## run A
Design cpu_pl, start of the top module:
module  cpu_pl (
  input clk,
  input rst,
  output [7:0] imem_addr,
  input [31:0] imem_data,
  output [7:0] mem_req_addr,
  output mem_req_rw,
  output mem_req_valid,
  output [127:0] mem_data_write,
  input [127:0] mem_data_read,
  input mem_ready,
  output [7:0] io_addr,
  output [31:0] io_dout,
  output io_we,
  input [31:0] io_din
);
For scale: about 9700 cells after synthesis, ~2600 flip-flops, ~380 I/O pins, ~120000 um2 of cells after synthesis.
==> flow/config.mk <==
export PLATFORM = sky130hd
export DESIGN_NAME = cpu_pl
export DESIGN_NICKNAME = cpu_pl
export VERILOG_FILES = /design/flow/design.v
export SDC_FILE = /design/flow/constraint.sdc
export NUM_CORES = 4
export LEC_CHECK = 0
export CAP_MARGIN = 20
export CELL_PAD_IN_SITES_DETAIL_PLACEMENT = 0
export CORE_MARGIN = 2
export CORE_UTILIZATION = 15
export CTS_CLUSTER_DIAMETER = 301
export GPL_ROUTABILITY_DRIVEN = 0
export GPL_TIMING_DRIVEN = 1
export HOLD_SLACK_MARGIN = 0.24
export MAX_ROUTING_LAYER = met5
export MIN_ROUTING_LAYER = met2
export PLACE_DENSITY_LB_ADDON = 0.02
export SETUP_SLACK_MARGIN = 2.72
export SLEW_MARGIN = 20
export TNS_END_PERCENT = 5
==> flow/constraint.sdc <==
create_clock -name core_clock -period 9.5 [get_ports {clk}]
set_input_delay 1.9000 -clock core_clock [delete_from_list [all_inputs] [get_ports {clk}]]
set_output_delay 1.9000 -clock core_clock [all_outputs]
set_load 0.01 [all_outputs]
run.sh (not shown) runs the stock make flow with config.mk's settings and CLKGATE_MAP_FILE=.
Run A ran to completion and came out clean on the timing, DRC and antenna checks.
The inputs of run B differ from those of run A as listed below.
Settings: swapping 15 for 72 in CORE_UTILIZATION; clearing MAX_ROUTING_LAYER, which used to be met5; clearing MIN_ROUTING_LAYER, which used to be met2; clearing GPL_ROUTABILITY_DRIVEN, which used to be 0; clearing CELL_PAD_IN_SITES_DETAIL_PLACEMENT, which used to be 0; swapping 301 for 363 in CTS_CLUSTER_DIAMETER; putting CTS_CLUSTER_SIZE at 99 where nothing was set; clearing HOLD_SLACK_MARGIN, which used to be 0.24; clearing SETUP_SLACK_MARGIN, which used to be 2.72; clearing GPL_TIMING_DRIVEN, which used to be 1; swapping 9.5 for 5.18 in the clock period (ns, I/O delays scaled along).
==> comparison <==
Going from run A to run B, proportion of synthesized chip area in sequential cells was more or less identical, post-synth area from yosys stat was more or less identical, buffer count from post-CTS setup fixing went up by 11.
Flow for run B halted at 5_1_grt, error code GRT-0116.
Taking run B as 1.0, run A lands at 4.8 on core region area.
Number of placed instances with taps included | run B below run A
Compared with run A, run B shows number of gates resized after cts higher by 15.
Taking run A as the reference, in run B width of the die has decreased; deepest clock path buffer count has decreased; die outline area has decreased; post-placement cell area has decreased; detailed placement HPWL has decreased.
Input-level comparison between run C and run B:
Settings: CTS_CLUSTER_DIAMETER removed (was 363); PLACE_DENSITY_LB_ADDON removed (was 0.02); CORE_UTILIZATION changed from 72 to 40; CTS_CLUSTER_SIZE removed (was 99); TNS_END_PERCENT removed (was 5); the clock period (ns, I/O delays scaled along) changed from 5.18 to 12.6.
Findings:
- Seen in the log of run B: GRT-0116 during 5_1_grt, after which the run never completed.
- Run C | status: complete | timing, DRC, antenna: pass
- [run C] total cell area at the placement stage fell about 2.4% relative to run B
- Run C -> run B: cell count after synthesis delta 0, exact match
- In the flow results for run B and run C, the post-place setup slack is larger on run C.
- In the tables for run B and run C, total CTS buffers reads higher with run C.
- Number of buffers added on ports: run C vs run B identical
- Run C vs. run B: placer's final routability congestion estimate went down 0.11; total core area went up 79%; post-CTS setup buffer count went down 61.
- Between run B and run C, the area after synthesis figures differ only marginally.
- Xor/xnor share of the synthesized area came out exactly the same in run B and run C.
Edits applied to the flow inputs when going from run C to run D:
Settings: setting CTS_CLUSTER_DIAMETER to 363 for the first time; setting TNS_END_PERCENT to 5 for the first time; changing CORE_UTILIZATION from 40 to 72; setting SETUP_SLACK_MARGIN to 1.55 for the first time; setting CTS_CLUSTER_SIZE to 99 for the first time; changing the clock period (ns, I/O delays scaled along) from 12.6 to 5.18.
==> results <==
- Summary of run C and run D: one run falls short of a clean finish, namely run D.
- Run D: GRT-0116 in 5_1_grt -> run aborted
- Run C → run D: die outline area moved down, floorplan die width decreased 25%, synthesized cell count ~0 delta.

---

build 34:
cpu_pl again, from the RTL that the note above started with.
clock: 9.5 ns
lec_check: 0
cap_margin: 20
cell_pad_in_sites_detail_placement: 0
core_margin: 2
core_utilization: 15
cts_cluster_diameter: 390
gpl_routability_driven: 0
gpl_timing_driven: 1
hold_slack_margin: 0.24
max_routing_layer: met5
setup_slack_margin: 2.72
slew_margin: 20
tns_end_percent: 5
Edits applied to the flow inputs when going from build 34 to build 32:
==> flow/config.mk <==
export PLATFORM = sky130hd
export DESIGN_NAME = cpu_pl
export DESIGN_NICKNAME = cpu_pl
export VERILOG_FILES = /design/flow/design.v
export SDC_FILE = /design/flow/constraint.sdc
export NUM_CORES = 4
export LEC_CHECK = 0
export CAP_MARGIN = 20
export CORE_MARGIN = 2
export CORE_UTILIZATION = 71
export GPL_TIMING_DRIVEN = 1
export MAX_ROUTING_LAYER = met4
export SETUP_SLACK_MARGIN = 0.37
export SLEW_MARGIN = 20
==> flow/constraint.sdc <==
create_clock -name core_clock -period 5.88 [get_ports {clk}]
set_input_delay 1.1760 -clock core_clock [delete_from_list [all_inputs] [get_ports {clk}]]
set_output_delay 1.1760 -clock core_clock [all_outputs]
set_load 0.01 [all_outputs]
--- outcome ---
- Status(build 32) = ERROR, stage = global routing (5_1_grt)
- Floorplan die height is higher on build 34
- Build 34 → build 32: post-CTS setup-driven buffer insertion count shows a reduction of 15; standard cell area after detailed placement dropped 7400 sq um.
Here is what was changed in the inputs of build 84 compared with build 32.
diff --git a/flow/config.mk b/flow/config.mk
--- a/flow/config.mk
+++ b/flow/config.mk
@@ -9,6 +9,6 @@
 export CORE_MARGIN = 2
-export CORE_UTILIZATION = 71
-export GPL_TIMING_DRIVEN = 1
-export MAX_ROUTING_LAYER = met4
-export SETUP_SLACK_MARGIN = 0.37
-export SLEW_MARGIN = 20
+export CORE_UTILIZATION = 66
+export CTS_CLUSTER_SIZE = 55
+export HOLD_SLACK_MARGIN = 0.28
+export SETUP_SLACK_MARGIN = 1.34
+export SLEW_MARGIN = 0
==> flow/constraint.sdc <==
create_clock -name core_clock -period 5.13 [get_ports {clk}]
set_input_delay 1.0260 -clock core_clock [delete_from_list [all_inputs] [get_ports {clk}]]
set_output_delay 1.0260 -clock core_clock [all_outputs]
set_load 0.01 [all_outputs]
### Flow results
- Delta (build 84 minus build 32): routability congestion estimate from global placement shows a reduction of about 4%; total half-perimeter wirelength after legalization and detailed placement saw a decrease; area of the core increased about 7%; setup slack after placement went down 0.41 ns; post-cts repair resize count fell by 4.5%.
- On share of the core filled by cells before placement: between build 84 and build 32, it ends up lower for build 84.
- Ran to the end and failed final checks on setup timing: build 84.
- The die area in build 32 is 0.930 times that in build 84.
Relative to build 84, the following input files were edited for build 58:
==> flow/config.mk <==
export PLATFORM = sky130hd
export DESIGN_NAME = cpu_pl
export DESIGN_NICKNAME = cpu_pl
export VERILOG_FILES = /design/flow/design.v
export SDC_FILE = /design/flow/constraint.sdc
export NUM_CORES = 4
export LEC_CHECK = 0
export CAP_MARGIN = 20
export CELL_PAD_IN_SITES_DETAIL_PLACEMENT = 0
export CORE_MARGIN = 2
export CORE_UTILIZATION = 40
export GPL_ROUTABILITY_DRIVEN = 0
export GPL_TIMING_DRIVEN = 1
export HOLD_SLACK_MARGIN = 0.24
export MAX_ROUTING_LAYER = met4
export SETUP_SLACK_MARGIN = 2.72
export SLEW_MARGIN = 20
export TNS_END_PERCENT = 5
==> flow/constraint.sdc <==
create_clock -name core_clock -period 9.5 [get_ports {clk}]
set_input_delay 1.9000 -clock core_clock [delete_from_list [all_inputs] [get_ports {clk}]]
set_output_delay 1.9000 -clock core_clock [all_outputs]
set_load 0.01 [all_outputs]
Findings:
Looking at topmost layer with routed signal wires, the met5 result is from build 84; the met4 one comes from build 58.
Top power group = combinational cells: build 84; top power group = registers: build 58
Build 58 vs build 84 on share of cell area taken by multi-input logic gates: build 58 is the higher one.
Build 58 completed; timing, DRC and antenna clean
[compare] base=build 84 new=build 58: power in combinational cells has decreased, wire length decreased by about 10% relative to the old numbers, worst setup slack went up by 4.12 ns.
Compared with build 84, in build 58 clock buffer instance count of the final layout moved up; total power lower.
Inputs modified between build 58 and build 7:
==> flow/config.mk <==
export PLATFORM = sky130hd
export DESIGN_NAME = cpu_pl
export DESIGN_NICKNAME = cpu_pl
export VERILOG_FILES = /design/flow/design.v
export SDC_FILE = /design/flow/constraint.sdc
export NUM_CORES = 4
export LEC_CHECK = 0
export CAP_MARGIN = 20
export CORE_MARGIN = 2
export CORE_UTILIZATION = 40
export SLEW_MARGIN = 20
==> flow/constraint.sdc <==
create_clock -name core_clock -period 9.1 [get_ports {clk}]
set_input_delay 1.8200 -clock core_clock [delete_from_list [all_inputs] [get_ports {clk}]]
set_output_delay 1.8200 -clock core_clock [all_outputs]
set_load 0.01 [all_outputs]
Results
Every stage of the flow completed for build 7, and the final layout passed the timing, DRC and antenna checks. Between build 58 and build 7, reported clock group power increased. Changes observed in build 7 relative to build 58: total internal power up 3.9%, core utilization down 0.20 points, final area down 0.43%. There was hardly any difference in worst hold slack after final layout between build 7 and build 58. Relative to build 58, the routed length per placed instance measured on build 7 has increased slightly.
> inputs changed (build 7 -> build 24)
diff --git a/flow/config.mk b/flow/config.mk
--- a/flow/config.mk
+++ b/flow/config.mk
@@ -9,3 +9,6 @@
 export CORE_MARGIN = 2
-export CORE_UTILIZATION = 40
+export CORE_UTILIZATION = 71
+export CTS_CLUSTER_DIAMETER = 98
+export CTS_CLUSTER_SIZE = 34
+export SETUP_SLACK_MARGIN = 2.23
 export SLEW_MARGIN = 20
==> flow/constraint.sdc <==
create_clock -name core_clock -period 7.97 [get_ports {clk}]
set_input_delay 1.5940 -clock core_clock [delete_from_list [all_inputs] [get_ports {clk}]]
set_output_delay 1.5940 -clock core_clock [all_outputs]
set_load 0.01 [all_outputs]
--- outcome ---
Changes observed in build 24 relative to build 7: count of hold buffers inserted by post-cts repair ~0 delta; number of gates given a new drive strength after cts +127. Diff build 24 and build 7: total setup buffers inserted after CTS higher in build 24. Status: build 24 FAILED at global routing (5_1_grt) (tool error). Clock buffer count from CTS: build 24 < build 7. Area of the core region, build 24 and build 7: larger value in build 7. Relative to build 7, cell row count decreased by 25% in build 24. As of build 24, die size had fallen by more than a quarter compared to build 7. Build 24 and build 7 ended up with nearly the same area of the synthesized netlist per yosys stat. Build 24 vs. build 7: global placement routability congestion went up by 10%. Re maximum buffer depth of the clock tree: build 24 is 1 down on build 7.
Power is estimated from default activity; no workload was simulated.
